==> inputs of job 6406 <==
## apb_uart
module apb_uart #(
    parameter SYSTEM_FREQUENCY = 50_000_000,
    parameter SAMPLING_RATE = 16
)(
    input pclk,  
    input preset_n,  
    input psel,
    input penable,
    input pwrite,
    input[11:0] paddr,
    input[3:0] pstrb,
    input[31:0] pwdata,
    output pready,
    output pslverr,
    output[31:0] prdata,
    output irq,
    output logic baud_o,
    output logic tick_rx, 
    input cts_n,
    input rx,
    output tx,
    output rts_n
);
Settings: LEC_CHECK=0, CAP_MARGIN=20, CORE_ASPECT_RATIO=1.81, CORE_MARGIN=2, CORE_UTILIZATION=72, CTS_CLUSTER_DIAMETER=354, PLACE_DENSITY_LB_ADDON=0.01, SETUP_SLACK_MARGIN=0.98, SLEW_MARGIN=20; clock period 3.37 ns.
run.sh (not shown) runs the stock make flow with config.mk's settings and CLKGATE_MAP_FILE=.
==> job 6174: changes against job 6406 <==
--- a/flow/config.mk
+++ b/flow/config.mk
@@ -7,9 +7,11 @@
 export LEC_CHECK = 0
 export CAP_MARGIN = 20
-export CORE_ASPECT_RATIO = 1.81
+export CORE_ASPECT_RATIO = 0.72
 export CORE_MARGIN = 2
 export CORE_UTILIZATION = 72
-export CTS_CLUSTER_DIAMETER = 354
+export CTS_CLUSTER_DIAMETER = 26
+export CTS_CLUSTER_SIZE = 50
+export HOLD_SLACK_MARGIN = -0.09
 export PLACE_DENSITY_LB_ADDON = 0.01
-export SETUP_SLACK_MARGIN = 0.98
+export SETUP_SLACK_MARGIN = 0.96
 export SLEW_MARGIN = 20
==> comparison table <==
| item | job 6174 | job 6406 |
|---|---|---|
| Cell internal power dissipation | 19.6 mW | 15.0 mW |
| Non-clock buffer instance count of the final layout | 214 | 208 |
| Effective utilization at floorplan | 73.3% | 72.5% |
| Instance area after placement | 0.0348 mm2 | 0.0347 mm2 |
| Outcome | complete, no violations | complete, no violations |
| Worst setup path endpoint | uart_tx_top_inst.fifo_tx_inst.count[4] | baud_gen_inst.counter_rx[12] |
| Time the final worst path needs with I/O delays and setup | 2820 ps | 3000 ps |
| Largest net degree at the start of global routing | 213 | 101 |
| Wire length on met2 | 49.1 mm | 48.2 mm |
| Final core utilization | 90.3% | 84.1% |
| Final clock period utilization by the worst path | 83.6% | 89.1% |
| Number of fill cells in the layout | 1684 | 2520 |
| Wire length per cell | 27.7 um | 24.3 um |
| Wire length of the first global-routing pass | 154 mm | 138 mm |
| Areal power density over the cells | 609 mW/mm2 | 494 mW/mm2 |
| Number of warnings in the stage logs | 47 | 49 |
| Total global routing track utilization | 41.3% | 37.1% |
| GRT met2 Usage | 63.8% | 66.5% |
| Die Height | 186 um | 293 um |
| Static leakage power | 14.5 nW | 13.3 nW |
| Multi-input gate area | 0.0140 mm2 | 0.0139 mm2 |
| Sw power | 5.40 mW | 4.06 mW |
| Filler-free cell count of the finished design | 3929 | 3793 |
| Number of antenna repair diodes | 0 | 3 |

==> run H: inputs <==
apb_uart again, from the RTL that the note above started with.
export LEC_CHECK = 0
export ABC_AREA = 1
export CAP_MARGIN = 20
export CORE_MARGIN = 2
export CORE_UTILIZATION = 71
export CTS_CLUSTER_DIAMETER = 258
export CTS_CLUSTER_SIZE = 15
export HOLD_SLACK_MARGIN = 0.29
export MAX_ROUTING_LAYER = met4
export SLEW_MARGIN = 20
create_clock -name core_clock -period 11.8 [get_ports {pclk}]
==> run G: changes against run H <==
Settings changed: ABC_AREA 1 to not set, CORE_UTILIZATION 71 to 70, CTS_CLUSTER_DIAMETER 258 to 374, CTS_CLUSTER_SIZE 15 to 10, HOLD_SLACK_MARGIN 0.29 to not set, MAX_ROUTING_LAYER met4 to not set, SETUP_SLACK_MARGIN set to 0.66.
==> flow/constraint.sdc (replaced) <==
create_clock -name core_clock -period 3.37 [get_ports {pclk}]
set_input_delay 0.6740 -clock core_clock [delete_from_list [all_inputs] [get_ports {pclk}]]
set_output_delay 0.6740 -clock core_clock [all_outputs]
set_load 0.01 [all_outputs]
==> run D: changes against run H <==
Settings changed: CAP_MARGIN 20 to 5, CORE_ASPECT_RATIO set to 1.67, CORE_UTILIZATION 71 to 28, CTS_CLUSTER_DIAMETER 258 to not set, CTS_CLUSTER_SIZE 15 to not set, HOLD_SLACK_MARGIN 0.29 to not set, MAX_ROUTING_LAYER met4 to not set, SETUP_SLACK_MARGIN set to 5.0.
==> flow/constraint.sdc (replaced) <==
create_clock -name core_clock -period 20.0 [get_ports {pclk}]
set_input_delay 4.0000 -clock core_clock [delete_from_list [all_inputs] [get_ports {pclk}]]
set_output_delay 4.0000 -clock core_clock [all_outputs]
set_load 0.01 [all_outputs]
==> comparison <==
- Run G finished clean. Run H ran to the end with no violations. Run D finished clean.
- Against run G, the critical path depth of run H is higher by 7.
- Between run H and run D, the lower die area is in run H (gap 60%, measured against run D).
- Between run G and run H, the lower area after synthesis is in run G (gap 2.1%, measured against run H).
- Against run D, the worst hold slack of run H is lower by 0.017 ns.
- Clock skew, highest first: run D, run H, run G.
- The highest via count belongs to run H, the lowest to run G.
- Utilization, highest first: run G, run H, run D.

==> job 4222 <==
Starting RTL as in the previous note.
clock: 3.37 ns
lec_check: 0
abc_area: 1
cap_margin: 20
core_aspect_ratio: 0.7
core_margin: 2
core_utilization: 72
cts_cluster_diameter: 373
cts_cluster_size: 10
hold_slack_margin: 0.3
place_density_lb_addon: 0.12
setup_slack_margin: 0.99
slew_margin: 20
==> job 5024 (differences from job 4222) <==
==> flow/config.mk (replaced) <==
export PLATFORM = sky130hd
export DESIGN_NAME = apb_uart
export DESIGN_NICKNAME = apb_uart
export VERILOG_FILES = /design/flow/design.v
export SDC_FILE = /design/flow/constraint.sdc
export NUM_CORES = 4
export LEC_CHECK = 0
export CAP_MARGIN = 20
export CORE_MARGIN = 2
export CORE_UTILIZATION = 14
export SLEW_MARGIN = 20
==> flow/constraint.sdc (replaced) <==
create_clock -name core_clock -period 30.6 [get_ports {pclk}]
set_input_delay 6.1200 -clock core_clock [delete_from_list [all_inputs] [get_ports {pclk}]]
set_output_delay 6.1200 -clock core_clock [all_outputs]
set_load 0.01 [all_outputs]
==> job 7422 (differences from job 4222) <==
==> flow/config.mk (replaced) <==
export PLATFORM = sky130hd
export DESIGN_NAME = apb_uart
export DESIGN_NICKNAME = apb_uart
export VERILOG_FILES = /design/flow/design.v
export SDC_FILE = /design/flow/constraint.sdc
export NUM_CORES = 4
export LEC_CHECK = 0
export CAP_MARGIN = 20
export CORE_MARGIN = 2
export CORE_UTILIZATION = 61
export SLEW_MARGIN = 20
==> flow/constraint.sdc (replaced) <==
create_clock -name core_clock -period 6.1 [get_ports {pclk}]
set_input_delay 1.2200 -clock core_clock [delete_from_list [all_inputs] [get_ports {pclk}]]
set_output_delay 1.2200 -clock core_clock [all_outputs]
set_load 0.01 [all_outputs]
==> flow_summary.json <==
{
  "grt_use_total_pct": 7.20,
  "outcome": "no timing/DRC/antenna violations",
  "fp_util_pct": 14.1,
  "fin_ws_ns": 22.36,
  "fillers": 25900
}
the above is filed under job 5024

==> flow_summary.json <==
{
  "outcome": "no timing/DRC/antenna violations",
  "fillers": 2692,
  "grt_use_total_pct": 37.2,
  "fp_util_pct": 73.1,
  "fin_ws_ns": 0.933
}
the above is filed under job 4222

==> flow_summary.json <==
{
  "outcome": "no timing/DRC/antenna violations",
  "fin_ws_ns": 2.76,
  "grt_use_total_pct": 28.5,
  "fillers": 3912,
  "fp_util_pct": 61.7
}
the above is filed under job 7422

Power and IR drop assume default switching activity.
